File: config.mk
export PLATFORM = sky130hd
export DESIGN_NAME = top_level
export DESIGN_NICKNAME = top_level
export VERILOG_FILES = /design/flow/design.v
export SDC_FILE = /design/flow/constraint.sdc
export NUM_CORES = 4
export LEC_CHECK = 0
export ABC_AREA = 1
export CAP_MARGIN = 20
export CORE_MARGIN = 2
export CORE_UTILIZATION = 71
export CTS_CLUSTER_DIAMETER = 382
export CTS_CLUSTER_SIZE = 98
export PLACE_DENSITY = 0.42
export SETUP_SLACK_MARGIN = 2.18
export SLEW_MARGIN = 20
File: constraint.sdc
create_clock -name core_clock -period 18.2 [get_ports {clk}]
set_input_delay 3.6400 -clock core_clock [delete_from_list [all_inputs] [get_ports {clk}]]
set_output_delay 3.6400 -clock core_clock [all_outputs]
set_load 0.01 [all_outputs]
File: design.v
module top_level(f1,f2,p,in_1,in_2,out,clk,clk2);
input [7:0]in_1, in_2;
input clk;
input clk2;
input [15:0]p;   
input [15:0]f1,f2;  
output [15:0]out;
wire [15:0]a,b;
wire [15:0]r1,r2,r3,r4,r5;
convert inst_1(.float(a), .int8(in_1), .clk(clk));  
convert inst_2(.float(b), .int8(in_2), .clk(clk));
mult inst_3(.B(f1), .C(r1), .A(a), .clk(clk));   
mult inst_4(.B(f2), .C(r2), .A(b), .clk(clk));
main_adder inst_5 (.AA(r1), .BB(r2),.clk(clk), .R_add(r3)); 
mux inst_6(.in1(r4), .in2(p), .sel(clk2), .out(r5));  
main_adder inst_7 (.AA(r3), .BB(r5),.clk(clk), .R_add(r4));  
assign out=r4;
endmodule
module convert( float, int8,clk);
input clk;
output [15:0] float;
input [7:0] int8;
reg [4:0] exp;
reg [9:0] mantissa;
integer i;
always @(negedge clk)
begin
if(int8 != 8'b0) 
begin
for(i = 0; i < 8; i = i + 1)
    if(int8[i]) 
      exp = i;
      if(exp < 10)
      mantissa = int8 << (10 - exp);
      else
      mantissa = int8;
      exp = exp + 15;
 end
else begin
 mantissa=0;
exp=0;
    end
end
assign float = {1'b0, exp, mantissa};
endmodule
module mult(B,C, A, clk);
input  [15:0]A;
input clk;
input [15:0]B;
output reg    [15:0]C;
wire          [5:0]e;   
wire           [21:0]m;  
wire            [10:0]A_m;     
wire            [10:0]B_m;     
reg           [4:0]C_e;  
wire            C_sign;  
reg           [9:0]C_m;  
assign C_sign=(A[15]^B[15]); 
assign e[5:0]=(A[14:10]+B[14:10]-4'b1111); 
assign A_m[10:0]={1'b1, A[9:0]};
assign B_m[10:0]={1'b1, B[9:0]};
assign m[21:0]=(A_m[10:0])*(B_m[10:0]);   
always@(posedge clk)
begin
if (A==0)   
  begin
  C<=16'b0;
  end
else begin
    if (m[21]==1'b1) 
    begin
    C_m=m[20:11];
    C_e=e[4:0]+m[21];
    C<={C_sign,C_e[4:0],C_m[9:0]};
    end 
    else begin
    C_m=m[19:10];
    C_e=e[4:0]+m[21];
    C<={C_sign,C_e[4:0],C_m[9:0]};
    end
end
end
endmodule
module main_adder (AA, BB,clk, R_add);
input [15:0] AA, BB; 
input clk;             
output  [15:0] R_add;                
wire [14:0]temp_Sum_M_C; 
wire [13:0]temp_Sub_M_C, temp_lza_count_reg;
wire [15:0]temp_L, temp_S;
compare_adder inst_1  (.C_L(temp_L), .C_S(temp_S), .A(AA), .B(BB),.clk(clk));  
shift_adder inst_2    ( temp_sign, temp_Sum_M_C, temp_Sub_M_C, temp_lza_count_reg, temp_L, temp_S,clk);
adder inst_3          (R_add, temp_L, temp_S, temp_sign, temp_Sum_M_C, temp_Sub_M_C, temp_lza_count_reg,clk );
endmodule
module compare_adder (C_L, C_S, A, B,clk);
input [15:0] A, B;
input clk;
output reg[15:0] C_L, C_S;
always@ (posedge clk)
if (A[14:0]>=B[14:0])
 begin
C_L<=A[15:0]; C_S<=B[15:0];
 end
 else begin
C_L<=B[15:0]; C_S<=A[15:0];
 end
endmodule
module shift_adder ( sign, Sum_M_C, Sub_M_C, lza_count_reg,L, S,clk);
input [15:0] L, S;  
input clk;             
output reg sign;                       
reg [13:0] M_C_L, M_C_S;        
reg [13:0]M_C_Lnew, M_C_Snew;   
output  reg[14:0] Sum_M_C;             
output  reg[13:0] Sub_M_C;            
reg [13:0] Sub_M_CS;                     
output reg [13:0] lza_count_reg;                
reg [4:0] count; 
always@ (*)
begin
M_C_L[13:0]={1'b1, L[9:0], 3'b000};                      
M_C_S[13:0]={1'b1, S[9:0], 3'b000};
sign=L[15];                                              
M_C_Snew[13:0]=M_C_S[13:0]>>(L[14:10]-S[14:10]);         
M_C_Lnew[13:0]=M_C_L[13:0];                              
Sum_M_C[14:0]=M_C_Lnew[13:0]+ M_C_Snew[13:0];            
Sub_M_C[13:0]=M_C_Lnew[13:0]- M_C_Snew[13:0];            
begin 
lza_count_reg=14;                                            
for( count=0; count<14; count=count+1 ) 
if( Sub_M_C[ count ] ) 
lza_count_reg=13-count; 
end 
end
endmodule
module adder(R_add, L, S, sign, Sum_M_C, Sub_M_C,lza_count_reg,clk );
input clk;
input [15:0] L, S;               
input sign;                       
input [14:0] Sum_M_C;             
input [13:0] Sub_M_C;            
reg [13:0] Sub_M_CS;                     
input [13:0] lza_count_reg;                
output reg [15:0] R_add;                
always @(posedge clk)
begin
if (L==0 &  S==0)
  begin
  R_add<=16'b0;
  end
  else begin
if (L[15]^S[15]==0)            
 begin
R_add[15]<=sign;                      
R_add[14:10]<=L[14:10]+Sum_M_C[14];   
 if (Sum_M_C[14]==1)
 begin
 R_add[9:0]<=Sum_M_C[13:4];
 end 
 else begin
 R_add[9:0]<=Sum_M_C[12:3];             
 end
 end 
 else begin                         
R_add[15]<=sign;
R_add[14:10]<=L[14:10]-lza_count_reg;
Sub_M_CS[13:0]=(Sub_M_C[13:0]<<lza_count_reg);
R_add[9:0]<=Sub_M_CS[12:3];          
end
end
end
endmodule
module mux(in1, in2, sel, out);  
input [15:0]in1,in2;
input sel;
output reg [15:0]out;
 always @ (*)  
 begin : MUX        
   if (sel == 1'b0) begin
      out = in1;
   end else begin
       out = in2 ;
   end
end
endmodule  
File: run.sh
#!/bin/bash
# the make line also repeats each setting of config.mk as NAME=value (left out here)
make -C /OpenROAD-flow-scripts/flow DESIGN_CONFIG=/design/flow/config.mk WORK_HOME=/design/flow/orfs CLKGATE_MAP_FILE= finish
==> results.py, run 1 <==
# Flow results
metrics = {
    "status": {
        "outcome": "timing/DRC/antenna clean",
    },
    "worst_setup_path": {
        "cp_num_buf_inv": 7,
        "r2r_cells": 34,
        "worstReg2RegEnd": "inst_3.C[14]",
        "critPathMaxStageDelay_ps": 550,
        "regToRegStartpoint": "inst_1.mantissa[7]",
        "rrSetupSlack_ps": 2350,
        "arrival_ps": 16210,
        "crit_path_max_fanout": 12,
        "slowest_stage": "fa_1",
        "cp_top_family": "adder cells",
        "critPathKind": "flop to flop",
        "crit_required_ps": 18560,
        "cp.depth": 34,
        "endpoint": "inst_3.C[14]",
        "end_kind": "flop",
        "critPathLaunchType": "flop",
        "crit_path_start": "inst_1.mantissa[7]",
    },
    "routing": {
        "vias": 18750,
        "ant_nets": 0,
        "drt_iter0_drc": 1726,
        "routedWlPerCell_um": 16.04,
        "routed_wl_um": 52320,
        "antenna_cells_inserted": 0,
        "drcViolationCount": 0,
        "dr.pass1.iters": 9,
        "vias_per_cell": 5.747,
    },
    "sta": {
        "max_slew.worst_pin.slew_ps": 1031,
        "finalSetupViolCount": 0,
        "fin_skew_ps": 44.78,
        "timing.final.ws_setup_ps": 2347,
        "maxSlewViolCount": 0,
        "max-slew-margin-rel_pct": 31.09,
        "final.setup.tns_ps": 0,
        "hold_viol": 0,
        "rsz0062_at_grt": "true",
    },
    "floorplanning": {
        "fp_util_pct": 72.66,
        "ioPinCount": 82,
        "die_y_um": 170.5,
        "row_count": 60,
        "die_area_um2": 29080,
        "die_w_um": 170.5,
        "core-area_um2": 27100,
    },
    "place": {
        "io_buffers": 81,
        "dp_slack_ps": 1585,
        "dpl.hpwl_um": 41300,
        "gp_congestion": 0.9473,
    },
    "worst_hold_path": {
        "hold_path.class": "flop to flop",
        "min_from": "inst_7.inst_1.C_L[15]",
        "min_to": "inst_7.inst_3.R_add[15]",
        "holdPathStages": 0,
    },
    "synth": {
        "synthCells": 2841,
        "synth.avg_cell_area_um2": 6.932,
        "synthSimpleGateAreaFrac_pct": 24.42,
        "synth-seq-cells": 158,
        "synth.cellmix.adderShare_pct": 31.17,
        "yosys_area_um2": 19690,
        "mux_area_share_pct": 0.8260,
        "ys.flop_type": "dfxtp_1",
        "logic_family": "adder cells",
        "ys_cells": 2841,
        "edf_count": 0,
        "synthTopCellsByArea": "fa_1 17%, dfxtp_1 16%, ha_1 14%",
        "synth_warnings": 7,
        "yosysTopAreaCellShare_pct": 16.88,
        "synthArstFlopShare_pct": 0,
        "yosys-top-cells-count": "675 x nand2_1, 565 x inv_1, 225 x ha_1, 199 x nand3_1, 166 x fa_1",
        "floorplan.nets": 3298,
        "ys_seq_share_pct": 16.06,
        "ys_sh_xor_pct": 3.177,
        "synth.cell_area_um2": 19690,
        "yosysMostFrequentCell": "nand2_1",
        "yosysUniqueCellTypes": 54,
        "synth_top_cell_by_area": "fa_1",
        "ys_sh_aoi_pct": 11.08,
    },
    "clock_tree": {
        "clkLatencyLatePin_ps": 470,
        "htreeDepth": 4,
        "clkSinkCount": 158,
        "cts_made_buffers": 17,
        "clkSlewWorstSetupHoldPaths_ps": 60,
        "cts_tree": "built",
        "cts-root-buf": "clkbuf_16",
        "ctsLongestPathBuffers": 2,
    },
    "grt": {
        "grt-ovfl-total": 0,
        "grtUsageMet1_pct": 45.32,
        "grt_use_met2_pct": 63.02,
        "gr-usage-all-layers_pct": 36.34,
        "antenna_found_initial": 0,
        "grt_pass1_wl_um": 85470,
        "gr-max-usage-layer": "met2",
        "first_global_vias": 18580,
        "grt_max_degree": 65,
        "grt_use_met3_pct": 5.991,
    },
    "run": {
        "maxCapViolCount": 0,
        "warnings": 87,
    },
    "cells_and_area": {
        "syn_to_final_growth_pct": 8.844,
        "final_nets": 3336,
    },
}
[cell type report]
type	count	area [um^2]
fill	1923	5667
sequential	158	3202
timing repair buffer	94	908.4
clock buffer	19	464.2
clock inverter	41	209.0
multi-input combinational	2002	14020
inverter	576	2162
tap	372	465.4
[stage by stage]
step	instances	hold WS [ps]	utilization [%]	instance area [um^2]
6_report	3262	377.2	79.09	21430
5_1_grt	3262	391.8	79.09	21430
4_1_cts	3254	381.3	78.52	21280
3_5_place_dp	3193	369.0	75.88	20560
3_3_place_gp	3193	355.4	75.88	20560
2_1_floorplan	2841	424.2	-	19690
[repair_timing]
item	4_1_cts	5_1_grt
hold buffers	0	0
pin swaps	2	5
gates resized	8	35
endpoints found under the setup margin	5	6
buffers inserted	2	8
[per-layer routing]
layer / wire, um / up-vias / part of all wire (%)
met1: 21100 / 8711 / 40
li1: - / 9003 / -
met3: 3923 / 172 / 7.5
met2: 25340 / 861 / 48
met5: 0 / - / 0
met4: 1956 / 0 / 3.7
==> run 2: changes to the inputs <==
- CORE_UTILIZATION: 71 -> 72
- CTS_CLUSTER_DIAMETER: 382 -> 250
- CTS_CLUSTER_SIZE: 98 -> 31
- MAX_ROUTING_LAYER: default -> met4
- PLACE_DENSITY: 0.42 -> default
- PLACE_DENSITY_LB_ADDON: default -> 0.16
- SETUP_SLACK_MARGIN: 2.18 -> -0.2
- clock period: 18.2 -> 7.95 ns (I/O delays scaled with it)
==> results.py, run 2 <==
# Generated from Yosys and OpenROAD reports
metrics = {
    "clock_tree": {
        "cts-root-buf": "clkbuf_16",
        "ctsLongestPathBuffers": 2,
        "clkSinkCount": 158,
        "htreeDepth": 4,
        "cts-hold-fix-buffers": 0,
        "cts_made_buffers": 17,
    },
    "floorplanning": {
        "die_w_um": 169.4,
        "row_count": 60,
        "core-area_um2": 26880,
        "ioPinCount": 82,
        "die_area_um2": 28690,
        "die_y_um": 169.4,
        "fp_util_pct": 73.27,
    },
    "grt": {
        "grt-ovfl-total": 1,
        "gr-usage-all-layers_pct": 62.86,
    },
    "synth": {
        "synth.cell_area_um2": 19690,
        "ys_sh_xor_pct": 3.177,
        "synthTopCellsByArea": "fa_1 17%, dfxtp_1 16%, ha_1 14%",
        "synthArstFlopShare_pct": 0,
        "yosysTopAreaCellShare_pct": 16.88,
        "synth.cellmix.adderShare_pct": 31.17,
        "yosysMostFrequentCell": "nand2_1",
        "synth_warnings": 7,
        "synth-seq-cells": 158,
        "ys_sh_aoi_pct": 11.08,
        "ys_seq_share_pct": 16.06,
        "synth.avg_cell_area_um2": 6.932,
        "floorplan.nets": 3298,
        "yosys_area_um2": 19690,
        "yosys-top-cells-count": "675 x nand2_1, 565 x inv_1, 225 x ha_1, 199 x nand3_1, 166 x fa_1",
        "synth_top_cell_by_area": "fa_1",
        "yosysUniqueCellTypes": 54,
        "mux_area_share_pct": 0.8260,
        "logic_family": "adder cells",
        "ys.flop_type": "dfxtp_1",
        "synthSimpleGateAreaFrac_pct": 24.42,
        "edf_count": 0,
        "ys_cells": 2841,
        "synthCells": 2841,
    },
    "place": {
        "gp_congestion": 1.034,
        "dpl.hpwl_um": 47810,
        "dpl_cell_area_um2": 21950,
        "io_buffers": 81,
    },
    "status": {
        "lastStage": "5_1_grt",
        "tool.error": "[ERROR GRT-0116] Global routing finished with congestion. Check the congestion regions in the DRC Viewer.",
        "outcome": "stopped before the end",
    },
}
==> run 2: routing by layer <==
| metal | GRT usage (%) | GRT overflow |
|---|---|---|
| met1 | 62.70 | 0 |
| met2 | 85.25 | 0 |
| met3 | 38.64 | 0 |
| met4 | 54.92 | 1 |
| met5 | - | - |
==> run 2: timing repair <==
action,in CTS
cloned,0
pin swaps,56
setup buffers,48
endpoints found under the setup margin,30
resized,95
==> run 2: stage by stage <==
stage               instances  setup WS [ps]  util (%)
global placement         3321          -2267     81.67
floorplan                2841          -2081         -
CTS                      3421          -2331     86.58
detailed placement       3321          -2637     81.67
==> run 3: changes to the inputs <==
- ABC_AREA: 1 -> default
- CAP_MARGIN: 20 -> 10
- CELL_PAD_IN_SITES_GLOBAL_PLACEMENT: default -> 1
- CORE_ASPECT_RATIO: default -> 1.18
- CORE_MARGIN: 2 -> 8
- CORE_UTILIZATION: 72 -> 32
- CTS_CLUSTER_DIAMETER: 250 -> default
- CTS_CLUSTER_SIZE: 31 -> 40
- GPL_ROUTABILITY_DRIVEN: default -> 1
- GPL_TIMING_DRIVEN: default -> 1
- MAX_ROUTING_LAYER: met4 -> default
- PLACE_DENSITY_LB_ADDON: 0.16 -> default
- SETUP_SLACK_MARGIN: -0.2 -> -0.75
- clock period: 7.95 -> 12.0 ns (I/O delays scaled with it)
==> results.py, run 3 <==
# Flow results
metrics = {
    "worst_setup_path": {
        "crit_path_start": "inst_1.mantissa[7]",
        "crit_required_ps": 12330,
        "critPathKind": "flop to flop",
        "rrSetupSlack_ps": -430,
        "worstReg2RegEnd": "inst_3.C[14]",
        "cp_num_buf_inv": 5,
        "crit_path_max_fanout": 3,
        "cp_top_family": "adder cells",
        "endpoint": "inst_3.C[14]",
        "arrival_ps": 12770,
        "r2r_cells": 28,
        "critPathLaunchType": "flop",
        "end_kind": "flop",
        "cp.depth": 28,
        "critPathMaxStageDelay_ps": 560,
        "slowest_stage": "fa_1",
        "regToRegStartpoint": "inst_1.mantissa[7]",
    },
    "floorplanning": {
        "core-area_um2": 64070,
        "die_area_um2": 72920,
        "die_w_um": 249.8,
        "die_y_um": 291.9,
        "row_count": 101,
        "ioPinCount": 82,
        "fp_util_pct": 32.22,
    },
    "grt": {
        "antenna_found_initial": 0,
        "first_global_vias": 18680,
        "grt-ovfl-total": 0,
        "grt_pass1_wl_um": 98390,
        "grt_max_degree": 64,
        "gr-usage-all-layers_pct": 16.41,
    },
    "synth": {
        "yosys-top-cells-count": "339 x inv_1, 235 x nand2_1, 226 x ha_1, 181 x nor2_1, 166 x fa_1",
        "synth.cellmix.adderShare_pct": 29.80,
        "logic_family": "adder cells",
        "synthTopCellsByArea": "fa_1 16%, dfxtp_1 15%, ha_1 14%",
        "ys_sh_xor_pct": 3.764,
        "synth-seq-cells": 158,
        "synthArstFlopShare_pct": 0,
        "synth_warnings": 7,
        "yosysMostFrequentCell": "inv_1",
        "yosys_area_um2": 20640,
        "floorplan.nets": 2990,
        "synthCells": 2532,
        "synth_top_cell_by_area": "fa_1",
        "synthSimpleGateAreaFrac_pct": 18.83,
        "edf_count": 0,
        "ys.flop_type": "dfxtp_1",
        "yosysUniqueCellTypes": 110,
        "ys_cells": 2532,
        "synth.avg_cell_area_um2": 8.153,
        "synth.cell_area_um2": 20640,
        "ys_seq_share_pct": 15.32,
        "ys_sh_aoi_pct": 17.84,
        "mux_area_share_pct": 5.983,
        "yosysTopAreaCellShare_pct": 16.10,
    },
    "routing": {
        "antenna_cells_inserted": 0,
        "drcViolationCount": 0,
        "routed_wl_um": 59810,
        "ant_nets": 0,
        "vias_per_cell": 5.096,
        "routedWlPerCell_um": 17.10,
        "drt_iter0_drc": 856,
        "vias": 17830,
        "dr.pass1.iters": 5,
    },
    "sta": {
        "finalSetupViolCount": 10,
        "max-slew-margin-rel_pct": 36.29,
        "hold_viol": 0,
        "fin_skew_ps": 29.78,
        "whs_ps": 415.5,
        "max_slew.worst_pin.slew_ps": 954.6,
        "timing.final.ws_setup_ps": -434.5,
        "maxSlewViolCount": 0,
    },
    "status": {
        "outcome": "finished with violations",
        "violations": "negative setup slack",
    },
    "cells_and_area": {
        "stdcell_count": 3498,
        "final_nets": 3119,
        "n_fill_cell": 6590,
        "syn_to_final_growth_pct": 14.84,
    },
    "clock_tree": {
        "clkSlewWorstSetupHoldPaths_ps": 70,
        "cts_made_buffers": 17,
        "cts-root-buf": "clkbuf_16",
        "cts-hold-fix-buffers": 0,
        "htreeDepth": 4,
        "cts_tree": "built",
        "clkLatencyLatePin_ps": 490,
        "clkSinkCount": 158,
        "ctsLongestPathBuffers": 2,
    },
    "worst_hold_path": {
        "hold_path.class": "flop to flop",
        "min_to": "inst_7.inst_3.R_add[15]",
        "min_from": "inst_7.inst_1.C_L[15]",
        "holdPathStages": 0,
    },
    "run": {
        "warnings": 84,
        "maxCapViolCount": 0,
    },
    "place": {
        "dpl.cell_count": 3430,
        "io_buffers": 81,
        "dpl.hpwl_um": 50620,
        "gp_congestion": 0.8605,
    },
}
run 3: cell type report:
class                           instances  area, um^2  share of cell area (%)
Sequential cell                       158        3186                   13.44
Tap cell                              824        1031                   4.349
Inverter                              343        1287                   5.431
Clock inverter                         45       312.8                   1.320
Clock buffer                           17       425.4                   1.795
Timing Repair Buffer                  191        1637                   6.904
Multi-Input combinational cell       1920       15830                   66.76
run 3: through the flow:
| step | TNS [ps] | area, um^2 | worst slack, ps | util [%] |
|---|---|---|---|---|
| final | -2330 | 23710 | -434.5 | 37.00 |
| after global routing | -7598 | 23710 | -780.8 | 37.00 |
| after CTS | -6615 | 23570 | -703.7 | 36.79 |
| after detailed placement | -7374 | 22830 | -784.5 | 35.64 |
| after global placement | -5564 | 22830 | -676.4 | 35.63 |
| after floorplan | -4043 | 20690 | -712.7 | - |
run 3: layer usage:
metal | routed length (um) | GRT usage, % | vias to the layer above
li1 | - | - | 8903
met1 | 26060 | 19.44 | 8525
met2 | 30660 | 30.42 | 321
met3 | 1663 | 2.383 | 76
met4 | 1426 | 4.672 | 0
met5 | 0 | 0 | -
run 3: what timing repair did:
action                                  4_1_cts  5_1_grt
pin swaps                                     0       11
resized                                       1       24
gates cloned                                  0        0
setup buffers                                 0        9
endpoints found under the setup margin        1        8
==> run 4: changes to the inputs <==
- ABC_AREA: default -> 1
- CAP_MARGIN: 10 -> 20
- CELL_PAD_IN_SITES_GLOBAL_PLACEMENT: 1 -> default
- CORE_ASPECT_RATIO: 1.18 -> default
- CORE_MARGIN: 8 -> 2
- CORE_UTILIZATION: 32 -> 72
- CTS_CLUSTER_DIAMETER: default -> 199
- CTS_CLUSTER_SIZE: 40 -> 14
- GPL_ROUTABILITY_DRIVEN: 1 -> default
- GPL_TIMING_DRIVEN: 1 -> default
- PLACE_DENSITY_LB_ADDON: default -> 0.19
- SETUP_SLACK_MARGIN: -0.75 -> -0.22
- clock period: 12.0 -> 7.66 ns (I/O delays scaled with it)
==> results.py, run 4 <==
# Generated from Yosys and OpenROAD reports
metrics = {
    "synth": {
        "yosys-top-cells-count": "675 x nand2_1, 565 x inv_1, 225 x ha_1, 199 x nand3_1, 166 x fa_1",
        "synth_warnings": 7,
        "ys_sh_aoi_pct": 11.08,
        "synth_top_cell_by_area": "fa_1",
        "synthTopCellsByArea": "fa_1 17%, dfxtp_1 16%, ha_1 14%",
        "synthCells": 2841,
        "ys_sh_xor_pct": 3.177,
        "ys.flop_type": "dfxtp_1",
        "yosysUniqueCellTypes": 54,
        "floorplan.nets": 3298,
        "synth-seq-cells": 158,
        "yosysMostFrequentCell": "nand2_1",
        "synthSimpleGateAreaFrac_pct": 24.42,
        "synth.cell_area_um2": 19690,
        "edf_count": 0,
        "synth.cellmix.adderShare_pct": 31.17,
        "ys_seq_share_pct": 16.06,
        "mux_area_share_pct": 0.8260,
        "yosysTopAreaCellShare_pct": 16.88,
        "logic_family": "adder cells",
        "ys_cells": 2841,
        "synthArstFlopShare_pct": 0,
        "yosys_area_um2": 19690,
        "synth.avg_cell_area_um2": 6.932,
    },
    "place": {
        "dpl.cell_count": 3341,
        "io_buffers": 81,
        "dpl.hpwl_um": 46100,
        "dpl_cell_area_um2": 22090,
        "dp_slack_ps": -2958,
        "gp_congestion": 0.9848,
    },
    "status": {
        "tool.error": "[ERROR GRT-0232] Routing congestion too high. Check the congestion heatmap in the GUI.",
        "lastStage": "5_1_grt",
        "outcome": "stopped before the end",
    },
    "floorplanning": {
        "fp_util_pct": 73.27,
        "die_y_um": 169.4,
        "ioPinCount": 82,
        "die_area_um2": 28690,
        "core-area_um2": 26880,
        "die_w_um": 169.4,
        "row_count": 60,
    },
    "clock_tree": {
        "ctsLongestPathBuffers": 2,
        "cts_made_buffers": 17,
        "clkSinkCount": 158,
        "cts-root-buf": "clkbuf_16",
        "cts-hold-fix-buffers": 0,
        "htreeDepth": 4,
    },
    "grt": {
        "gr-usage-all-layers_pct": 72.52,
        "grt-ovfl-total": 73,
    },
}
-- run 4: per-layer routing --
metal | GRT overflow | GRT usage [%]
met5 | 0 | 29.04
met4 | 35 | 74.77
met3 | 0 | 54.38
met2 | 38 | 91.50
met1 | 0 | 70.96
-- run 4: timing repair --
item,CTS
buffers inserted,29
setup endpoints to repair,30
cloned,1
pin swaps,42
gates resized,85
==> run 5: changes to the inputs <==
- CORE_ASPECT_RATIO: default -> 1.81
- CORE_MARGIN: 2 -> 9
- CORE_UTILIZATION: 72 -> 60
- CTS_CLUSTER_DIAMETER: 199 -> 362
- CTS_CLUSTER_SIZE: 14 -> 53
- MAX_ROUTING_LAYER: default -> met5
- MIN_ROUTING_LAYER: default -> met1
- PLACE_DENSITY_LB_ADDON: 0.19 -> 0.01
- SETUP_SLACK_MARGIN: -0.22 -> -1.91
- clock period: 7.66 -> 11.8 ns (I/O delays scaled with it)
==> results.py, run 5 <==
# Flow results
metrics = {
    "synth": {
        "floorplan.nets": 3298,
        "yosysMostFrequentCell": "nand2_1",
        "synthSimpleGateAreaFrac_pct": 24.42,
        "logic_family": "adder cells",
        "synthArstFlopShare_pct": 0,
        "synth_top_cell_by_area": "fa_1",
        "mux_area_share_pct": 0.8260,
        "ys.flop_type": "dfxtp_1",
        "ys_cells": 2841,
        "ys_sh_xor_pct": 3.177,
        "synth.cell_area_um2": 19690,
        "yosysUniqueCellTypes": 54,
        "yosysTopAreaCellShare_pct": 16.88,
        "yosys-top-cells-count": "675 x nand2_1, 565 x inv_1, 225 x ha_1, 199 x nand3_1, 166 x fa_1",
        "yosys_area_um2": 19690,
        "ys_seq_share_pct": 16.06,
        "synth.avg_cell_area_um2": 6.932,
        "ys_sh_aoi_pct": 11.08,
        "synth-seq-cells": 158,
        "synth_warnings": 7,
        "synth.cellmix.adderShare_pct": 31.17,
        "edf_count": 0,
        "synthCells": 2841,
        "synthTopCellsByArea": "fa_1 17%, dfxtp_1 16%, ha_1 14%",
    },
    "worst_hold_path": {
        "hold_path.class": "flop to flop",
        "holdPathStages": 0,
        "min_to": "inst_7.inst_3.R_add[15]",
        "min_from": "inst_7.inst_1.C_L[15]",
    },
    "grt": {
        "grt-ovfl-total": 0,
        "first_global_vias": 19020,
        "grt_max_degree": 55,
        "gr-usage-all-layers_pct": 27.58,
        "antenna_found_initial": 0,
        "grt_pass1_wl_um": 90110,
    },
    "clock_tree": {
        "cts-root-buf": "clkbuf_16",
        "clkLatencyLatePin_ps": 480,
        "clkSinkCount": 158,
        "cts_made_buffers": 17,
        "htreeDepth": 4,
        "cts_setup_buffers": 0,
        "ctsResizeCount": 0,
        "ctsLongestPathBuffers": 2,
        "clkSlewWorstSetupHoldPaths_ps": 70,
        "cts_tree": "built",
        "cts-hold-fix-buffers": 0,
    },
    "routing": {
        "drcViolationCount": 0,
        "routedWlPerCell_um": 16.35,
        "drt_iter0_drc": 723,
        "ant_nets": 0,
        "routed_wl_um": 54980,
        "vias_per_cell": 5.533,
        "vias": 18610,
        "dr.pass1.iters": 7,
        "antenna_cells_inserted": 0,
    },
    "worst_setup_path": {
        "rrSetupSlack_ps": -700,
        "crit_path_start": "inst_1.mantissa[7]",
        "critPathLaunchType": "flop",
        "cp_num_buf_inv": 6,
        "critPathMaxStageDelay_ps": 550,
        "crit_path_max_fanout": 3,
        "worstReg2RegEnd": "inst_3.C[14]",
        "critPathKind": "flop to flop",
        "cp.depth": 33,
        "end_kind": "flop",
        "arrival_ps": 12890,
        "r2r_cells": 33,
        "endpoint": "inst_3.C[14]",
        "slowest_stage": "fa_1",
        "crit_required_ps": 12190,
        "regToRegStartpoint": "inst_1.mantissa[7]",
        "cp_top_family": "adder cells",
    },
    "place": {
        "io_buffers": 81,
        "dpl.hpwl_um": 46530,
        "dpl_cell_area_um2": 21210,
        "gp_congestion": 0.9418,
        "dpl.cell_count": 3302,
        "dp_slack_ps": -610.4,
    },
    "floorplanning": {
        "core-area_um2": 32150,
        "ioPinCount": 82,
        "row_count": 88,
        "die_area_um2": 39960,
        "die_y_um": 261.7,
        "fp_util_pct": 61.25,
        "die_w_um": 152.7,
    },
    "cells_and_area": {
        "final_nets": 3402,
        "syn_to_final_growth_pct": 11.32,
        "stdcell_count": 3363,
        "final_cell_area_um2": 21920,
    },
    "status": {
        "outcome": "finished with violations",
        "violations": "negative setup slack",
    },
    "run": {
        "maxCapViolCount": 0,
        "warnings": 83,
    },
    "sta": {
        "maxSlewViolCount": 0,
        "max_slew.worst_pin.slew_ps": 1046,
        "finalSetupViolCount": 14,
        "hold_viol": 0,
        "whs_ps": 401.0,
        "max-slew-margin-rel_pct": 30.02,
        "fin_skew_ps": 32.49,
        "timing.final.ws_setup_ps": -702.0,
        "final.setup.tns_ps": -3128,
    },
}
==> run 5: area by class of cell <==
cell class / instances / area (um^2)
multi-input combinational: 2002 / 13940
inverter: 576 / 2162
fill: 2832 / 10230
tap: 405 / 506.7
sequential: 158 / 3163
timing repair buffer: 160 / 1429
clock buffer: 20 / 478.0
clock inverter: 42 / 240.2
==> run 5: per-stage QoR <==
| step | util, % |
|---|---|
| 6_report | 68.18 |
| 5_1_grt | 68.18 |
| 4_1_cts | 68.18 |
| 3_5_place_dp | 65.96 |
| 3_3_place_gp | 65.96 |
| 2_1_floorplan | - |
==> run 5: metal layers <==
metal | GRT usage [%] | wire length [um] | vias up | share of wire, %
met1 | 25.74 | 19250 | 8769 | 35
met4 | 17.25 | 3292 | 0 | 6.0
met3 | 4.207 | 2272 | 178 | 4.1
met5 | 0 | 0 | - | 0
li1 | - | - | 9141 | -
met2 | 54.56 | 30160 | 520 | 55
==> run 6: changes to the inputs <==
- ABC_AREA: 1 -> default
- CORE_ASPECT_RATIO: 1.81 -> 1.76
- CORE_MARGIN: 9 -> 4
- CORE_UTILIZATION: 60 -> 48
- CTS_CLUSTER_DIAMETER: 362 -> default
- CTS_CLUSTER_SIZE: 53 -> default
- HOLD_SLACK_MARGIN: default -> 0.06
- MAX_ROUTING_LAYER: met5 -> default
- MIN_ROUTING_LAYER: met1 -> default
- PLACE_DENSITY_LB_ADDON: 0.01 -> 0.29
- SETUP_SLACK_MARGIN: -1.91 -> default
- clock period: 11.8 -> 9.5 ns (I/O delays scaled with it)
==> results.py, run 6 <==
# Flow results
metrics = {
    "place": {
        "dpl.hpwl_um": 53200,
        "dpl_cell_area_um2": 22970,
        "dpl.cell_count": 3208,
        "io_buffers": 81,
        "gp_congestion": 1.013,
    },
    "worst_setup_path": {
        "cp_top_family": "adder cells",
        "endpoint": "inst_3.C[2]",
        "cp_num_buf_inv": 18,
        "rrSetupSlack_ps": -1680,
        "critPathMaxStageDelay_ps": 560,
        "critPathKind": "flop to flop",
        "critPathLaunchType": "flop",
        "end_kind": "flop",
        "crit_path_start": "inst_1.mantissa[7]",
        "slowest_stage": "fa_1",
        "worstReg2RegEnd": "inst_3.C[2]",
        "crit_required_ps": 9850,
        "arrival_ps": 11530,
        "cp_common_cell": "buf_4",
        "crit_path_max_fanout": 5,
        "regToRegStartpoint": "inst_1.mantissa[7]",
        "r2r_cells": 34,
        "cp.depth": 34,
    },
    "grt": {
        "first_global_vias": 20340,
        "grt_pass1_wl_um": 102100,
        "grt_max_degree": 49,
        "grt-ovfl-total": 0,
        "gr-usage-all-layers_pct": 27.71,
        "antenna_found_initial": 0,
    },
    "status": {
        "violations": "negative setup slack",
        "outcome": "finished with violations",
    },
    "run": {
        "warnings": 87,
        "maxCapViolCount": 0,
    },
    "synth": {
        "synthArstFlopShare_pct": 0,
        "ys_sh_xor_pct": 3.764,
        "yosysMostFrequentCell": "inv_1",
        "synth-seq-cells": 158,
        "synth.avg_cell_area_um2": 8.153,
        "yosysUniqueCellTypes": 110,
        "synthCells": 2532,
        "synth.cellmix.adderShare_pct": 29.80,
        "synth_top_cell_by_area": "fa_1",
        "yosys_area_um2": 20640,
        "yosys-top-cells-count": "339 x inv_1, 235 x nand2_1, 226 x ha_1, 181 x nor2_1, 166 x fa_1",
        "ys_sh_aoi_pct": 17.84,
        "ys_seq_share_pct": 15.32,
        "floorplan.nets": 2990,
        "edf_count": 0,
        "synthTopCellsByArea": "fa_1 16%, dfxtp_1 15%, ha_1 14%",
        "synth_warnings": 7,
        "logic_family": "adder cells",
        "yosysTopAreaCellShare_pct": 16.10,
        "ys_cells": 2532,
        "synth.cell_area_um2": 20640,
        "ys.flop_type": "dfxtp_1",
        "synthSimpleGateAreaFrac_pct": 18.83,
        "mux_area_share_pct": 5.983,
    },
    "clock_tree": {
        "clkSlewWorstSetupHoldPaths_ps": 70,
        "cts_made_buffers": 17,
        "htreeDepth": 4,
        "cts_tree": "built",
        "ctsLongestPathBuffers": 2,
        "clkSinkCount": 158,
        "clkLatencyLatePin_ps": 470,
        "cts-hold-fix-buffers": 0,
        "cts-root-buf": "clkbuf_16",
    },
    "sta": {
        "hold_viol": 0,
        "max_slew.worst_pin.slew_ps": 965.3,
        "rsz0062_at_grt": "true",
        "final.setup.tns_ps": -35060,
        "maxSlewViolCount": 0,
        "max-slew-margin-rel_pct": 33.98,
        "timing.final.ws_setup_ps": -1675,
        "fin_skew_ps": 38.62,
        "finalSetupViolCount": 30,
    },
    "worst_hold_path": {
        "hold_path.class": "flop to flop",
        "min_to": "inst_7.inst_3.R_add[15]",
        "holdPathStages": 0,
        "min_from": "inst_7.inst_1.C_L[15]",
    },
    "routing": {
        "routedWlPerCell_um": 19.54,
        "dr.pass1.iters": 5,
        "vias_per_cell": 5.769,
        "ant_nets": 0,
        "drt_iter0_drc": 977,
        "routed_wl_um": 64600,
        "antenna_cells_inserted": 0,
        "drcViolationCount": 0,
        "vias": 19070,
    },
    "floorplanning": {
        "die_w_um": 164.3,
        "die_area_um2": 46520,
        "fp_util_pct": 48.67,
        "core-area_um2": 42420,
        "die_y_um": 283.1,
        "row_count": 100,
        "ioPinCount": 82,
    },
    "cells_and_area": {
        "stdcell_count": 3306,
        "n_fill_cell": 3900,
        "final_cell_area_um2": 24320,
        "syn_to_final_growth_pct": 17.84,
        "final_nets": 3191,
        "final_core_util_pct": 57.35,
    },
}
==> run 6: through the flow <==
stage	hold WS, ps	worst slack (ps)
6_report	465.1	-1675
5_1_grt	463.0	-1894
4_1_cts	455.0	-1618
3_5_place_dp	439.1	-1902
3_3_place_gp	434.4	-1742
2_1_floorplan	425.7	-1817
==> run 6: cell type report <==
class	instances	area (um^2)	share of cell area, %
sequential	158	3222	13.25
timing repair buffer	263	2273	9.346
tap	561	701.9	2.886
clock buffer	20	467.9	1.924
inverter	343	1287	5.293
clock inverter	41	200.2	0.8230
multi-input combinational	1920	16170	66.48
==> run 6: layer usage <==
metal / global-route usage [%] / wire [um] / vias up / share of wire, %
met5: 0 / 0 / - / 0
met4: 21.30 / 6096 / 0 / 9.4
met3: 3.112 / 2107 / 272 / 3.3
met2: 54.60 / 35990 / 561 / 56
met1: 24.44 / 20400 / 9220 / 32
li1: - / - / 9019 / -
==> run 6: what timing repair did <==
action,4_1_cts,5_1_grt
pin swaps,33,37
setup buffers,28,16
gates cloned,0,2
endpoints found under the setup margin,30,30
gates resized,73,50
==> run 7: changes to the inputs <==
- CORE_ASPECT_RATIO: 1.76 -> default
- CORE_MARGIN: 4 -> 2
- CORE_UTILIZATION: 48 -> 19
- GPL_ROUTABILITY_DRIVEN: default -> 0
- HOLD_SLACK_MARGIN: 0.06 -> default
- PLACE_DENSITY_LB_ADDON: 0.29 -> default
- clock period: 9.5 -> 16.6 ns (I/O delays scaled with it)
==> results.py, run 7 <==
# Flow results
metrics = {
    "synth": {
        "edf_count": 0,
        "yosysTopAreaCellShare_pct": 16.10,
        "synthTopCellsByArea": "fa_1 16%, dfxtp_1 15%, ha_1 14%",
        "mux_area_share_pct": 5.983,
        "yosys_area_um2": 20640,
        "synth.cell_area_um2": 20640,
        "synth_warnings": 7,
        "ys_sh_aoi_pct": 17.84,
        "yosysMostFrequentCell": "inv_1",
        "logic_family": "adder cells",
        "floorplan.nets": 2990,
        "synth_top_cell_by_area": "fa_1",
        "synth.cellmix.adderShare_pct": 29.80,
        "ys_seq_share_pct": 15.32,
        "yosys-top-cells-count": "339 x inv_1, 235 x nand2_1, 226 x ha_1, 181 x nor2_1, 166 x fa_1",
        "ys_sh_xor_pct": 3.764,
        "ys.flop_type": "dfxtp_1",
        "synth-seq-cells": 158,
        "synthCells": 2532,
        "synthArstFlopShare_pct": 0,
        "yosysUniqueCellTypes": 110,
        "synthSimpleGateAreaFrac_pct": 18.83,
        "ys_cells": 2532,
        "synth.avg_cell_area_um2": 8.153,
    },
    "worst_setup_path": {
        "cp_top_family": "adder cells",
        "r2r_cells": 28,
        "end_kind": "flop",
        "critPathKind": "flop to flop",
        "critPathLaunchType": "flop",
        "endpoint": "inst_3.C[14]",
        "cp.depth": 28,
        "crit_path_max_fanout": 17,
        "critPathMaxStageDelay_ps": 560,
        "crit_required_ps": 16950,
        "regToRegStartpoint": "inst_1.mantissa[7]",
        "worstReg2RegEnd": "inst_3.C[14]",
        "slowest_stage": "fa_1",
        "arrival_ps": 16140,
        "cp_num_buf_inv": 5,
        "cp_common_cell": "fa_1",
        "rrSetupSlack_ps": 810,
        "crit_path_start": "inst_1.mantissa[7]",
    },
    "floorplanning": {
        "die_y_um": 333.6,
        "row_count": 120,
        "core-area_um2": 107400,
        "die_area_um2": 111300,
        "fp_util_pct": 19.23,
        "die_w_um": 333.6,
        "ioPinCount": 82,
    },
    "sta": {
        "final.setup.tns_ps": 0,
        "max_slew.worst_pin.slew_ps": 1017,
        "rsz0062_at_grt": "false",
        "hold_viol": 0,
        "finalSetupViolCount": 0,
        "max-slew-margin-rel_pct": 31.69,
        "maxSlewViolCount": 0,
        "fin_skew_ps": 21.13,
    },
    "routing": {
        "drt_iter0_drc": 996,
        "dr.pass1.iters": 7,
        "routedWlPerCell_um": 13.74,
        "vias": 17450,
        "ant_nets": 0,
        "drcViolationCount": 0,
        "routed_wl_um": 54730,
        "vias_per_cell": 4.380,
    },
    "clock_tree": {
        "ctsLongestPathBuffers": 2,
        "cts_setup_buffers": 0,
        "ctsResizeCount": 0,
        "cts_made_buffers": 17,
        "htreeDepth": 4,
        "cts-hold-fix-buffers": 0,
        "clkSinkCount": 158,
        "cts_tree": "built",
        "cts-root-buf": "clkbuf_16",
        "clkLatencyLatePin_ps": 500,
        "clkSlewWorstSetupHoldPaths_ps": 70,
    },
    "grt": {
        "first_global_vias": 17300,
        "grt_pass1_wl_um": 90930,
        "grt_max_degree": 64,
        "antenna_found_initial": 1,
        "grt-ovfl-total": 0,
        "gr-usage-all-layers_pct": 10.01,
    },
    "cells_and_area": {
        "final_nets": 3024,
        "syn_to_final_growth_pct": 14.25,
        "n_fill_cell": 11790,
        "final_core_util_pct": 21.97,
    },
    "place": {
        "dpl.hpwl_um": 44920,
        "io_buffers": 81,
    },
    "run": {
        "warnings": 84,
        "maxCapViolCount": 0,
    },
    "worst_hold_path": {
        "holdPathStages": 0,
        "hold_path.class": "flop to flop",
        "min_from": "inst_7.inst_1.C_L[15]",
        "min_to": "inst_7.inst_3.R_add[15]",
    },
    "status": {
        "outcome": "timing/DRC/antenna clean",
    },
}
## run 7: layout make-up
type	count	area (um^2)	share of cell area, %
flip-flops and latches	158	3163	13.41
repair buffers	96	923.4	3.915
multi-input cells	1920	15730	66.71
inverters	343	1287	5.459
clock buffers	18	450.4	1.910
well taps	1403	1755	7.443
diodes	1	2.502	0.01061
clock inverters	44	267.8	1.135
## run 7: layer usage
layer,up-vias,GRT usage (%),routed length (um)
met3,71,1.715,2130
met4,2,3.986,1754
met2,379,16.84,25850
met1,8301,12.67,24990
li1,8692,-,-
met5,-,0,14
## run 7: metrics by stage
| step | hold slack (ps) | area, um^2 | cells | setup WS [ps] |
|---|---|---|---|---|
| 3_5_place_dp | 445.3 | 22870 | 3921 | 798.0 |
| 4_1_cts | 458.7 | 23580 | 3982 | 802.5 |
| 2_1_floorplan | 425.7 | 20640 | 2532 | 1230 |
| 3_3_place_gp | 449.4 | 22870 | 3921 | 831.9 |
| 5_1_grt | 474.2 | 23580 | 3982 | 251.7 |
| 6_report | 447.7 | 23580 | 3983 | 814.5 |
==> run 8: changes to the inputs <==
- ABC_AREA: default -> 1
- CORE_UTILIZATION: 19 -> 72
- CTS_CLUSTER_DIAMETER: default -> 250
- CTS_CLUSTER_SIZE: default -> 31
- GPL_ROUTABILITY_DRIVEN: 0 -> default
- MAX_ROUTING_LAYER: default -> met4
- PLACE_DENSITY_LB_ADDON: default -> 0.16
- SETUP_SLACK_MARGIN: default -> 2.92
- TNS_END_PERCENT: default -> 45
- clock period: 16.6 -> 10.0 ns (I/O delays scaled with it)
==> results.py, run 8 <==
# Generated from Yosys and OpenROAD reports
metrics = {
    "floorplanning": {
        "die_y_um": 169.4,
        "ioPinCount": 82,
        "core-area_um2": 26880,
        "die_area_um2": 28690,
        "row_count": 60,
        "die_w_um": 169.4,
        "fp_util_pct": 73.27,
    },
    "synth": {
        "mux_area_share_pct": 0.8260,
        "synth.avg_cell_area_um2": 6.932,
        "synth_top_cell_by_area": "fa_1",
        "synth.cell_area_um2": 19690,
        "synth.cellmix.adderShare_pct": 31.17,
        "yosys_area_um2": 19690,
        "synthCells": 2841,
        "synthTopCellsByArea": "fa_1 17%, dfxtp_1 16%, ha_1 14%",
        "ys_sh_aoi_pct": 11.08,
        "yosysMostFrequentCell": "nand2_1",
        "synthArstFlopShare_pct": 0,
        "synth_warnings": 7,
        "yosysTopAreaCellShare_pct": 16.88,
        "yosysUniqueCellTypes": 54,
        "yosys-top-cells-count": "675 x nand2_1, 565 x inv_1, 225 x ha_1, 199 x nand3_1, 166 x fa_1",
        "ys_sh_xor_pct": 3.177,
        "synthSimpleGateAreaFrac_pct": 24.42,
        "edf_count": 0,
        "ys_seq_share_pct": 16.06,
        "logic_family": "adder cells",
        "ys.flop_type": "dfxtp_1",
        "floorplan.nets": 3298,
        "synth-seq-cells": 158,
        "ys_cells": 2841,
    },
    "status": {
        "outcome": "stopped before the end",
        "lastStage": "5_1_grt",
        "tool.error": "[ERROR GRT-0232] Routing congestion too high. Check the congestion heatmap in the GUI.",
    },
    "place": {
        "dpl.hpwl_um": 44520,
        "gp_congestion": 0.9898,
        "dpl.cell_count": 3249,
        "io_buffers": 81,
        "dp_slack_ps": -1460,
    },
    "clock_tree": {
        "cts-hold-fix-buffers": 0,
        "cts_made_buffers": 17,
        "cts-root-buf": "clkbuf_16",
        "ctsLongestPathBuffers": 2,
        "clkSinkCount": 158,
        "htreeDepth": 4,
    },
    "grt": {
        "grt-ovfl-total": 16,
        "gr-usage-all-layers_pct": 78.29,
    },
}
run 8: metal layers:
metal	global-route usage, %	overflow
met1	75.28	0
met2	93.95	10
met3	62.64	0
met4	77.89	6
met5	-	-
run 8: what timing repair did:
action                                  in CTS
cloned                                       2
endpoints found under the setup margin      61
buffers inserted                            32
pin swaps                                  122
gates resized                              295
run 8: per-stage QoR:
stage / area, um^2 / hold WS [ps] / util [%]
global placement: 21410 / 354.4 / 79.67
CTS: 23140 / 377.7 / 86.10
floorplan: 20040 / 424.2 / -
detailed placement: 21410 / 367.6 / 79.67
==> run 9: changes to the inputs <==
- CAP_MARGIN: 20 -> 5
- CTS_CLUSTER_DIAMETER: 250 -> 86
- CTS_CLUSTER_SIZE: 31 -> 14
- HOLD_SLACK_MARGIN: default -> -0.1
- MAX_ROUTING_LAYER: met4 -> default
- PLACE_DENSITY: default -> 0.44
- PLACE_DENSITY_LB_ADDON: 0.16 -> default
- SETUP_SLACK_MARGIN: 2.92 -> -0.22
- SLEW_MARGIN: 20 -> 40
- TNS_END_PERCENT: 45 -> default
- clock period: 10.0 -> 7.17 ns (I/O delays scaled with it)
==> results.py, run 9 <==
# Generated from Yosys and OpenROAD reports
metrics = {
    "synth": {
        "ys_cells": 2841,
        "yosysMostFrequentCell": "nand2_1",
        "yosys_area_um2": 19690,
        "ys.flop_type": "dfxtp_1",
        "synth-seq-cells": 158,
        "synth.cell_area_um2": 19690,
        "synth_top_cell_by_area": "fa_1",
        "floorplan.nets": 3298,
        "yosysTopAreaCellShare_pct": 16.88,
        "synthCells": 2841,
        "ys_seq_share_pct": 16.06,
        "synth.avg_cell_area_um2": 6.932,
        "edf_count": 0,
        "logic_family": "adder cells",
        "yosys-top-cells-count": "675 x nand2_1, 565 x inv_1, 225 x ha_1, 199 x nand3_1, 166 x fa_1",
        "ys_sh_aoi_pct": 11.08,
        "yosysUniqueCellTypes": 54,
        "synthSimpleGateAreaFrac_pct": 24.42,
        "synth.cellmix.adderShare_pct": 31.17,
        "ys_sh_xor_pct": 3.177,
        "synthTopCellsByArea": "fa_1 17%, dfxtp_1 16%, ha_1 14%",
        "synth_warnings": 7,
        "mux_area_share_pct": 0.8260,
        "synthArstFlopShare_pct": 0,
    },
    "grt": {
        "gr-usage-all-layers_pct": 69.21,
        "grt-ovfl-total": 92,
    },
    "floorplanning": {
        "core-area_um2": 26880,
        "row_count": 60,
        "die_y_um": 169.4,
        "die_area_um2": 28690,
        "die_w_um": 169.4,
        "ioPinCount": 82,
        "fp_util_pct": 73.27,
    },
    "clock_tree": {
        "ctsLongestPathBuffers": 2,
        "cts-hold-fix-buffers": 0,
        "clkSinkCount": 158,
        "htreeDepth": 4,
        "cts-root-buf": "clkbuf_16",
        "cts_made_buffers": 17,
    },
    "place": {
        "gp_congestion": 0.9655,
        "io_buffers": 81,
        "dp_slack_ps": -2999,
        "dpl_cell_area_um2": 22310,
        "dpl.hpwl_um": 45850,
    },
    "status": {
        "outcome": "stopped before the end",
        "lastStage": "5_1_grt",
        "tool.error": "[ERROR GRT-0232] Routing congestion too high. Check the congestion heatmap in the GUI.",
    },
}
[run 9: stage by stage]
step	hold slack, ps	cells	TNS, ps
after CTS	372.6	3462	-58120
after detailed placement	365.0	3368	-64610
after global placement	356.9	3368	-55510
after floorplan	424.2	2841	-47450
[run 9: repair_timing]
item                                    in CTS
endpoints found under the hold margin        0
cloned                                       2
endpoints found under the setup margin      30
gates resized                               75
buffers inserted                            39
pin swaps                                   51
[run 9: routing by layer]
| metal | global-route usage (%) | overflow |
|---|---|---|
| met2 | 90.75 | 50 |
| met4 | 69.38 | 42 |
| met1 | 68.16 | 0 |
| met3 | 50.23 | 0 |
| met5 | 10.78 | 0 |
==> run 10: changes to the inputs <==
- CAP_MARGIN: 5 -> 20
- CORE_UTILIZATION: 72 -> 57
- CTS_CLUSTER_DIAMETER: 86 -> default
- CTS_CLUSTER_SIZE: 14 -> default
- HOLD_SLACK_MARGIN: -0.1 -> default
- PLACE_DENSITY: 0.44 -> 0.42
- SETUP_SLACK_MARGIN: -0.22 -> default
- SLEW_MARGIN: 40 -> 20
- TNS_END_PERCENT: default -> 15
- clock period: 7.17 -> 9.6 ns (I/O delays scaled with it)
==> results.py, run 10 <==
# Flow results
metrics = {
    "status": {
        "outcome": "finished with violations",
        "violations": "negative setup slack",
    },
    "worst_setup_path": {
        "cp.depth": 33,
        "crit_required_ps": 9930,
        "arrival_ps": 11360,
        "critPathMaxStageDelay_ps": 550,
        "crit_path_start": "inst_1.mantissa[7]",
        "rrSetupSlack_ps": -1430,
        "end_kind": "flop",
        "critPathLaunchType": "flop",
        "r2r_cells": 33,
        "cp_top_family": "adder cells",
        "slowest_stage": "fa_1",
        "endpoint": "inst_3.C[5]",
        "worstReg2RegEnd": "inst_3.C[5]",
        "cp_num_buf_inv": 17,
        "cp_common_cell": "buf_4",
        "crit_path_max_fanout": 5,
        "critPathKind": "flop to flop",
        "regToRegStartpoint": "inst_1.mantissa[7]",
    },
    "floorplanning": {
        "die_w_um": 189.9,
        "row_count": 68,
        "core-area_um2": 34290,
        "ioPinCount": 82,
        "die_y_um": 189.9,
        "die_area_um2": 36050,
        "fp_util_pct": 57.43,
    },
    "cells_and_area": {
        "flop_area_um2": 3204,
        "n_fill_cell": 3046,
        "final_nets": 3479,
        "area.combinational_um2": 14260,
        "stdcell_count": 3489,
        "final_cell_area_um2": 22930,
        "syn_to_final_growth_pct": 16.42,
    },
    "grt": {
        "first_global_vias": 18480,
        "grt_pass1_wl_um": 86390,
        "gr-usage-all-layers_pct": 29.51,
        "grt_max_degree": 46,
        "antenna_found_initial": 0,
        "grt-ovfl-total": 0,
    },
    "synth": {
        "mux_area_share_pct": 0.8260,
        "synthCells": 2841,
        "synthSimpleGateAreaFrac_pct": 24.42,
        "yosys-top-cells-count": "675 x nand2_1, 565 x inv_1, 225 x ha_1, 199 x nand3_1, 166 x fa_1",
        "ys.flop_type": "dfxtp_1",
        "ys_sh_xor_pct": 3.177,
        "synth.cell_area_um2": 19690,
        "synth.avg_cell_area_um2": 6.932,
        "synth.cellmix.adderShare_pct": 31.17,
        "synth_warnings": 7,
        "yosysMostFrequentCell": "nand2_1",
        "synthArstFlopShare_pct": 0,
        "synth_top_cell_by_area": "fa_1",
        "ys_cells": 2841,
        "ys_sh_aoi_pct": 11.08,
        "synth-seq-cells": 158,
        "yosysTopAreaCellShare_pct": 16.88,
        "logic_family": "adder cells",
        "yosysUniqueCellTypes": 54,
        "yosys_area_um2": 19690,
        "ys_seq_share_pct": 16.06,
        "floorplan.nets": 3298,
        "synthTopCellsByArea": "fa_1 17%, dfxtp_1 16%, ha_1 14%",
        "edf_count": 0,
    },
    "routing": {
        "dr.pass1.iters": 6,
        "drcViolationCount": 0,
        "drt_iter0_drc": 985,
        "vias": 18510,
        "antenna_cells_inserted": 0,
        "vias_per_cell": 5.306,
        "ant_nets": 0,
        "routedWlPerCell_um": 14.85,
        "routed_wl_um": 51810,
    },
    "run": {
        "warnings": 88,
        "maxCapViolCount": 0,
    },
    "clock_tree": {
        "clkSlewWorstSetupHoldPaths_ps": 70,
        "cts_tree": "built",
        "htreeDepth": 4,
        "clkLatencyLatePin_ps": 470,
        "cts-root-buf": "clkbuf_16",
        "cts_made_buffers": 17,
        "cts-hold-fix-buffers": 0,
        "clkSinkCount": 158,
        "ctsLongestPathBuffers": 2,
    },
    "sta": {
        "hold_viol": 0,
        "timing.final.ws_setup_ps": -1428,
        "max_slew.worst_pin.slew_ps": 929.7,
        "finalSetupViolCount": 30,
        "final.setup.tns_ps": -24140,
        "rsz0062_at_grt": "true",
        "maxSlewViolCount": 0,
        "max-slew-margin-rel_pct": 38.02,
        "fin_skew_ps": 32.44,
    },
    "worst_hold_path": {
        "holdPathStages": 0,
        "min_to": "inst_7.inst_3.R_add[15]",
        "hold_path.class": "flop to flop",
        "min_from": "inst_7.inst_1.C_L[15]",
    },
    "place": {
        "dpl.cell_count": 3384,
        "dpl_cell_area_um2": 21590,
        "gp_congestion": 0.8970,
        "dp_slack_ps": -1540,
        "io_buffers": 81,
        "dpl.hpwl_um": 42470,
    },
}
-- run 10: layout make-up --
type,instances,share of cell area [%]
multi-input cells,2002,62.20
flip-flops and latches,158,13.98
inverters,576,9.507
repair buffers,237,8.868
well taps,455,2.483
clock buffers,17,1.855
clock inverters,44,1.113
-- run 10: routing by layer --
| metal | part of all wire [%] | GRT usage [%] |
|---|---|---|
| met1 | 44 | 36.55 |
| met2 | 49 | 52.29 |
| met3 | 4.7 | 4.317 |
| met4 | 2.9 | 10.41 |
| met5 | 0 | 0 |
-- run 10: stage by stage --
step / hold WS, ps / utilization (%)
finish: 369.2 / 66.87
global route: 384.9 / 66.87
CTS: 372.4 / 66.52
detailed placement: 363.2 / 62.96
global placement: 361.9 / 62.96
floorplan: 424.2 / -
-- run 10: what timing repair did --
item / 4_1_cts / 5_1_grt
setup buffers: 40 / 5
setup endpoints to repair: 30 / 30
gates cloned: 0 / 0
gates resized: 82 / 19
pin swaps: 47 / 12
==> run 11: changes to the inputs <==
- CORE_UTILIZATION: 57 -> 72
- PLACE_DENSITY: 0.42 -> default
- PLACE_DENSITY_LB_ADDON: default -> 0.2
- SETUP_SLACK_MARGIN: default -> 1.94
- TNS_END_PERCENT: 15 -> default
- clock period: 9.6 -> 10.2 ns (I/O delays scaled with it)
==> results.py, run 11 <==
# Generated from Yosys and OpenROAD reports
metrics = {
    "status": {
        "outcome": "stopped before the end",
        "lastStage": "5_1_grt",
        "tool.error": "[ERROR GRT-0232] Routing congestion too high. Check the congestion heatmap in the GUI.",
    },
    "synth": {
        "synth-seq-cells": 158,
        "synthCells": 2841,
        "yosysTopAreaCellShare_pct": 16.88,
        "ys_sh_xor_pct": 3.177,
        "synth.cellmix.adderShare_pct": 31.17,
        "mux_area_share_pct": 0.8260,
        "logic_family": "adder cells",
        "floorplan.nets": 3298,
        "ys.flop_type": "dfxtp_1",
        "yosys_area_um2": 19690,
        "yosys-top-cells-count": "675 x nand2_1, 565 x inv_1, 225 x ha_1, 199 x nand3_1, 166 x fa_1",
        "yosysUniqueCellTypes": 54,
        "synth.cell_area_um2": 19690,
        "ys_sh_aoi_pct": 11.08,
        "synth.avg_cell_area_um2": 6.932,
        "synthTopCellsByArea": "fa_1 17%, dfxtp_1 16%, ha_1 14%",
        "edf_count": 0,
        "yosysMostFrequentCell": "nand2_1",
        "ys_cells": 2841,
        "synth_top_cell_by_area": "fa_1",
        "synthSimpleGateAreaFrac_pct": 24.42,
        "ys_seq_share_pct": 16.06,
        "synthArstFlopShare_pct": 0,
        "synth_warnings": 7,
    },
    "floorplanning": {
        "fp_util_pct": 73.27,
        "die_y_um": 169.4,
        "die_area_um2": 28690,
        "core-area_um2": 26880,
        "die_w_um": 169.4,
        "ioPinCount": 82,
        "row_count": 60,
    },
    "place": {
        "dpl.cell_count": 3245,
        "dpl_cell_area_um2": 21680,
        "gp_congestion": 0.9465,
        "dp_slack_ps": -1292,
        "dpl.hpwl_um": 42890,
        "io_buffers": 81,
    },
    "clock_tree": {
        "cts-hold-fix-buffers": 0,
        "ctsLongestPathBuffers": 2,
        "clkSinkCount": 158,
        "htreeDepth": 4,
        "cts_made_buffers": 17,
        "cts-root-buf": "clkbuf_16",
    },
    "grt": {
        "gr-usage-all-layers_pct": 80.27,
        "grt-ovfl-total": 116,
    },
}
[run 11: timing repair]
action,CTS
endpoints found under the setup margin,60
gates cloned,4
setup buffers,86
gates resized,327
pin swaps,107
[run 11: layer usage]
metal,overflow,global-route usage (%)
met1,1,79.35
met2,61,94.14
met3,2,67.40
met4,52,82.01
met5,0,42.78
==> run 12: changes to the inputs <==
- CORE_ASPECT_RATIO: default -> 1.75
- CORE_UTILIZATION: 72 -> 30
- GPL_TIMING_DRIVEN: default -> 0
- HOLD_SLACK_MARGIN: default -> 0.11
- MIN_ROUTING_LAYER: default -> met2
- SETUP_SLACK_MARGIN: 1.94 -> default
- TNS_END_PERCENT: default -> 20
- clock period: 10.2 -> 17.7 ns (I/O delays scaled with it)
==> results.py, run 12 <==
# Flow results
metrics = {
    "synth": {
        "ys_sh_aoi_pct": 11.08,
        "mux_area_share_pct": 0.8260,
        "synthSimpleGateAreaFrac_pct": 24.42,
        "synthCells": 2841,
        "logic_family": "adder cells",
        "synth-seq-cells": 158,
        "edf_count": 0,
        "synth.cell_area_um2": 19690,
        "yosysUniqueCellTypes": 54,
        "yosys-top-cells-count": "675 x nand2_1, 565 x inv_1, 225 x ha_1, 199 x nand3_1, 166 x fa_1",
        "synth.avg_cell_area_um2": 6.932,
        "synth.cellmix.adderShare_pct": 31.17,
        "floorplan.nets": 3298,
        "synth_warnings": 7,
        "yosys_area_um2": 19690,
        "ys_cells": 2841,
        "ys_sh_xor_pct": 3.177,
        "synthArstFlopShare_pct": 0,
        "yosysMostFrequentCell": "nand2_1",
        "ys.flop_type": "dfxtp_1",
        "yosysTopAreaCellShare_pct": 16.88,
        "synthTopCellsByArea": "fa_1 17%, dfxtp_1 16%, ha_1 14%",
        "synth_top_cell_by_area": "fa_1",
        "ys_seq_share_pct": 16.06,
    },
    "cells_and_area": {
        "syn_to_final_growth_pct": 13.08,
        "final_nets": 3428,
        "n_fill_cell": 7159,
        "final_core_util_pct": 34.17,
    },
    "routing": {
        "routed_wl_um": 64210,
        "vias": 25610,
        "drcViolationCount": 0,
        "ant_nets": 0,
        "vias_per_cell": 6.728,
        "drt_iter0_drc": 4869,
        "routedWlPerCell_um": 16.87,
        "dr.pass1.iters": 9,
    },
    "floorplanning": {
        "row_count": 124,
        "die_w_um": 197.7,
        "die_y_um": 342.9,
        "fp_util_pct": 30.22,
        "ioPinCount": 82,
        "core-area_um2": 65160,
        "die_area_um2": 67790,
    },
    "run": {
        "maxCapViolCount": 0,
        "warnings": 83,
    },
    "clock_tree": {
        "clkSlewWorstSetupHoldPaths_ps": 80,
        "cts-hold-fix-buffers": 0,
        "clkSinkCount": 158,
        "ctsResizeCount": 0,
        "ctsLongestPathBuffers": 2,
        "cts_made_buffers": 17,
        "cts_setup_buffers": 0,
        "clkLatencyLatePin_ps": 490,
        "cts-root-buf": "clkbuf_16",
        "cts_tree": "built",
        "htreeDepth": 4,
    },
    "sta": {
        "max-slew-margin-rel_pct": 22.82,
        "finalSetupViolCount": 0,
        "maxSlewViolCount": 0,
        "final.setup.tns_ps": 0,
        "timing.final.ws_setup_ps": 1279,
        "rsz0062_at_grt": "false",
        "hold_viol": 0,
        "max_slew.worst_pin.slew_ps": 1149,
        "fin_skew_ps": 38.98,
    },
    "worst_hold_path": {
        "min_to": "inst_7.inst_3.R_add[15]",
        "hold_path.class": "flop to flop",
        "min_from": "inst_7.inst_1.C_L[15]",
        "holdPathStages": 1,
    },
    "worst_setup_path": {
        "regToRegStartpoint": "inst_2.mantissa[4]",
        "cp.depth": 31,
        "arrival_ps": 16780,
        "crit_path_start": "inst_2.mantissa[4]",
        "endpoint": "inst_4.C[14]",
        "cp_top_family": "adder cells",
        "end_kind": "flop",
        "rrSetupSlack_ps": 1280,
        "critPathMaxStageDelay_ps": 570,
        "worstReg2RegEnd": "inst_4.C[14]",
        "slowest_stage": "fa_1",
        "r2r_cells": 31,
        "critPathLaunchType": "flop",
        "crit_path_max_fanout": 10,
        "critPathKind": "flop to flop",
        "cp_num_buf_inv": 6,
        "crit_required_ps": 18060,
    },
    "place": {
        "io_buffers": 80,
        "gp_congestion": 1.011,
        "dpl.hpwl_um": 52310,
        "dp_slack_ps": 1154,
    },
    "status": {
        "outcome": "timing/DRC/antenna clean",
    },
    "grt": {
        "grt-ovfl-total": 0,
        "grt_max_degree": 20,
        "first_global_vias": 26800,
        "grt_pass1_wl_um": 99650,
        "gr-usage-all-layers_pct": 29.29,
        "antenna_found_initial": 0,
    },
}
[run 12: per-stage QoR]
step           cells  instance area, um^2  hold slack, ps
2_1_floorplan   2841                19690           424.2
3_3_place_gp    3740                21520           434.4
3_5_place_dp    3740                21520           446.0
4_1_cts         3801                22230           460.2
5_1_grt         3803                22260           471.4
6_report        3806                22270           451.7
[run 12: cell type report]
cell class,count,area (um^2),area share (%)
Timing Repair Buffer,82,815.8,3.663
Multi-Input combinational cell,2002,13940,62.59
Tap cell,819,1025,4.602
Inverter,576,2162,9.709
Clock inverter,45,287.8,1.292
Buffer,104,445.4,2.000
Sequential cell,158,3163,14.20
Antenna cell,3,7.507,0.03371
Clock buffer,17,425.4,1.910
[run 12: metal layers]
| metal | global-route usage [%] | share of wire (%) | up-vias |
|---|---|---|---|
| li1 | - | - | 9138 |
| met1 | - | 0 | 9476 |
| met2 | 42.40 | 59 | 6275 |
| met3 | 29.47 | 29 | 710 |
| met4 | 6.704 | 11 | 6 |
| met5 | 3.348 | 0.36 | - |
